==> flow/design.v <==
module alu (
  input [32-1:0] a, b, 
  input [6-1:0] s,
  output [32-1:0] y,
  output zero );
  assign y = s==6'b100000 ? a+b:
	  s==6'b100010 ? a-b:
	  s==6'b100100 ? a & b:
	  s==6'b100101 ? a | b:
	  s==6'b100110 ? a ^ b:
	  s==6'b100111 ? ~ (a | b):
	  b;
  assign zero = (y == 32'b0);
endmodule
module rfile (
 input clk,
 input [5-1:0] a1, a2, a3,
 output [32-1:0] rd1, rd2,
 input [32-1:0] wd3,
 input we3);
	reg [32-1:0] rf[0:32-1];
	assign rd1 = |a1 == 0 ? 0 : rf[a1];
	assign rd2 = |a2 == 0 ? 0 : rf[a2];
	always @(negedge clk) 
		if(we3) rf[a3] <= wd3;
endmodule
module mipse(
input clk, rst_n,
input [32-1:0] instr,
input [32-1:0] readdata,
output reg [32-1:0] pc,
output [32-1:0] aluout,
output [32-1:0] writedata,
output memwrite);
reg [32-1:0] pcplus4D ;
wire [32-1:0] pcplus4F ;
wire [32-1:0] pcbranchD ;
reg [32-1:0] instrD ;
wire stall;
wire btakenD;
assign pcplus4F = pc + 4;
always @(posedge clk or negedge rst_n)
begin 
   if(!rst_n) instrD <= 0;
   else if(!stall) instrD <= instr;
end
always @(posedge clk or negedge rst_n)
begin 
   if(!rst_n) pcplus4D <= 0;
   else if(!stall) pcplus4D <= pcplus4F;
end
always @(posedge clk or negedge rst_n)
begin 
   if(!rst_n) pc <= 0;
   else if(!stall & btakenD)
     pc <= pcbranchD;
   else if(!stall)
     pc <= pcplus4F;
end
wire [5-1:0] rsD, rdD, rtD, cadrW;
wire [6-1:0] opcodeD;
wire [5-1:0] shamtD;
wire [6-1:0] funcD;
wire sw_opD, addi_opD, lw_opD, alu_opD;
wire lui_opD, ori_opD, beq_opD, bne_opD, branchD;
wire grade_opD;
wire regwriteD, memtoregD;
wire [6-1:0] alucomD;
wire [16-1:0] immD;
reg [5-1:0] writeregW;
wire [32-1:0] rd1D, rd2D, rd1fD, rd2fD;
wire memwriteD;
wire slti_opD;
reg [5-1:0] rsE, rtE, rdE;
wire [32-1:0] signimmD;
reg [32-1:0] signimmE, rd1E, rd2E;
wire [32-1:0] resultW;
reg [6-1:0] alucomE;
reg regwriteE, memtoregE, alusrcE, regdstE;
reg memtoregM;
reg memwriteE;
reg regwriteW;
reg [5-1:0] writeregM;
reg regwriteM;
reg [32-1:0] aluoutM;
wire mult_opD;
reg mult_opE;
wire [32-1:0] multoutE;
reg grade_opE;
wire [2:0] gradeoutE;
reg slti_opE;
wire [5-1:0] writeregE;
wire lwstall, branchstall;
assign {opcodeD, rsD, rtD, rdD, shamtD, funcD} = instrD;
assign immD = instrD[16-1:0];
assign sw_opD = (opcodeD == 6'b101011);
assign lw_opD = (opcodeD == 6'b100011);
assign alu_opD = (opcodeD == 6'b000000) & (
		(funcD[5:3] == 3'b100)|(funcD == 6'b011000) );
assign mult_opD = (opcodeD == 6'b000000) & (funcD == 6'b011000);
assign addi_opD = (opcodeD == 6'b001000);
assign ori_opD = (opcodeD == 6'b001101);
assign lui_opD = (opcodeD == 6'b001111);
assign grade_opD = (opcodeD == 6'b101100);
assign slti_opD = (opcodeD == 6'b001010);
assign beq_opD = (opcodeD == 6'b000100);
assign bne_opD = (opcodeD == 6'b000101);
assign branchD = beq_opD | bne_opD;
assign memwriteD = sw_opD | grade_opD;
rfile rfile_1(.clk(clk), .rd1(rd1D), .a1(rsD), .rd2(rd2D), .a2(rtD),
    .wd3(resultW), .a3(writeregW), .we3(regwriteW));
assign alucomD = (addi_opD|lw_opD|sw_opD|grade_opD) ?
		6'b100000: ori_opD ? 6'b100101:
		(lui_opD) ? 6'b000001: (slti_opD) ? 6'b100010: funcD;
assign regwriteD = lw_opD | alu_opD | lui_opD | addi_opD | ori_opD | slti_opD ;
assign memtoregD = lw_opD ;
assign lwstall = ( (rsD == rtE) | (rtD == rtE) ) & memtoregE ;
assign branchstall = (branchD & regwriteE & (writeregE == rsD | writeregE == rtD)) |
				(branchD & memtoregM & (writeregM == rsD | writeregM == rtD)) ;
assign stall = lwstall | branchstall;
assign rd1fD = (rsD !=0) & (rsD == writeregM) & regwriteM  ? aluoutM: rd1D ;
assign rd2fD = (rtD !=0) & (rtD == writeregM) & regwriteM  ? aluoutM: rd2D ;
assign btakenD = beq_opD & (rd1fD == rd2fD) | bne_opD & (rd1fD != rd2fD);
assign signimmD = ori_opD ?  {16'b0,immD} :
				lui_opD ? {immD, 16'b0} :
				{{16{immD[15]}},immD} ;
assign pcbranchD = pcplus4D + {signimmD[29:0],2'b00};
always @(posedge clk) begin
  if(!stall) begin
	slti_opE <= slti_opD;
	grade_opE <= grade_opD;
	mult_opE <= mult_opD;
	rd1E <= rd1fD;
	rd2E <= rd2fD;
	signimmE <= signimmD;
	alucomE <= alucomD;
	alusrcE <= ~alu_opD;
	regdstE <= alu_opD;  end
end
always @(posedge clk or negedge rst_n) begin
	if(!rst_n) begin
		rsE <= 0;
		rtE <= 0;
		rdE <= 0;
		memtoregE <= 0;
		regwriteE <= 0;
		memwriteE <= 0; end
	else if(stall) begin
		rsE <= 0;
		rtE <= 0;
		rdE <= 0;
		memtoregE <= 0;
		regwriteE <= 0;
		memwriteE <= 0; end
	else begin
		rsE <= rsD;
		rtE <= rtD;
		rdE <= rdD;
		memtoregE <= memtoregD;
		regwriteE <= regwriteD;
		memwriteE <= memwriteD; end
end
wire [32-1:0] srcaE, writedataE, srcbE, aluoutE;
reg [32-1:0] writedataM;
reg memwriteM;
assign srcaE = regwriteM & rsE!=0 & writeregM == rsE  ? aluoutM :
				regwriteW & rsE!=0 & writeregW == rsE ? resultW : rd1E;
assign writedataE = regwriteM & rtE!=0 & writeregM == rtE ? aluoutM :
				regwriteW & rtE!=0 & writeregW == rtE ? resultW : rd2E;
assign srcbE = alusrcE ? signimmE : writedataE;
assign writeregE = regdstE ? rdE: rtE;
assign multoutE = srcaE * srcbE;
assign gradeoutE =
	(writedataE >= 85) ? 5:
	(writedataE < 85 && writedataE >= 60) ? 4:
	(writedataE < 60 && writedataE >= 40) ? 3:
	(writedataE < 40 && writedataE >= 10) ? 2:
	1;
alu alu_1(.a(srcaE), .b(srcbE), .s(alucomE), .y(aluoutE));
always @(posedge clk) begin
	if(slti_opE) aluoutM <= {31'b0,aluoutE[31]};
	else if(mult_opE) aluoutM <= multoutE;
	else aluoutM <= aluoutE;
		memtoregM <= memtoregE;
	if(grade_opE) writedataM <= {{(32-3){1'b0}}, gradeoutE};
	else writedataM <= writedataE;
		writeregM <= writeregE;
end
always @(posedge clk or negedge rst_n) begin
	if(!rst_n) begin
		regwriteM <= 0;
		memwriteM <= 0; end
	else begin
		regwriteM <= regwriteE;
		memwriteM <= memwriteE; end
end
reg [32-1:0] readdataW, aluoutW;
reg memtoregW;
assign aluout = aluoutM;
assign writedata = writedataM;
assign memwrite = memwriteM;
always @(posedge clk) begin
	readdataW <= readdata;
	aluoutW <= aluoutM;
	memtoregW <= memtoregM;
	writeregW <= writeregM;
end
always @(posedge clk or negedge rst_n) begin
	if(!rst_n) 
		regwriteW <= 0;
	else 
		regwriteW <= regwriteM;
end
assign resultW = memtoregW ? readdataW: aluoutW;
endmodule
clock: 9.9 ns
lec_check: 0
cap_margin: 20
core_margin: 2
core_utilization: 40
slew_margin: 20
run.sh (not shown) runs the stock make flow with config.mk's settings and CLKGATE_MAP_FILE=.
The starting point went through all stages and came out clean.
Edit:
- CORE_UTILIZATION: 40 -> 28
Outcome: Die size rose by 42%; synthesized cell count is unchanged.
Edit:
- CORE_UTILIZATION: 28 -> 58
- CTS_CLUSTER_SIZE: default -> 37
- clock period: 9.9 -> 8.13 ns (I/O delays scaled with it)
After rerunning:
- With this change the flow produced a layout that fails on setup timing
- sequential share of layout area drops by 0.85 points
- cell area went up by about 2.3%
- worst hold slack is worse by 0.032 ns
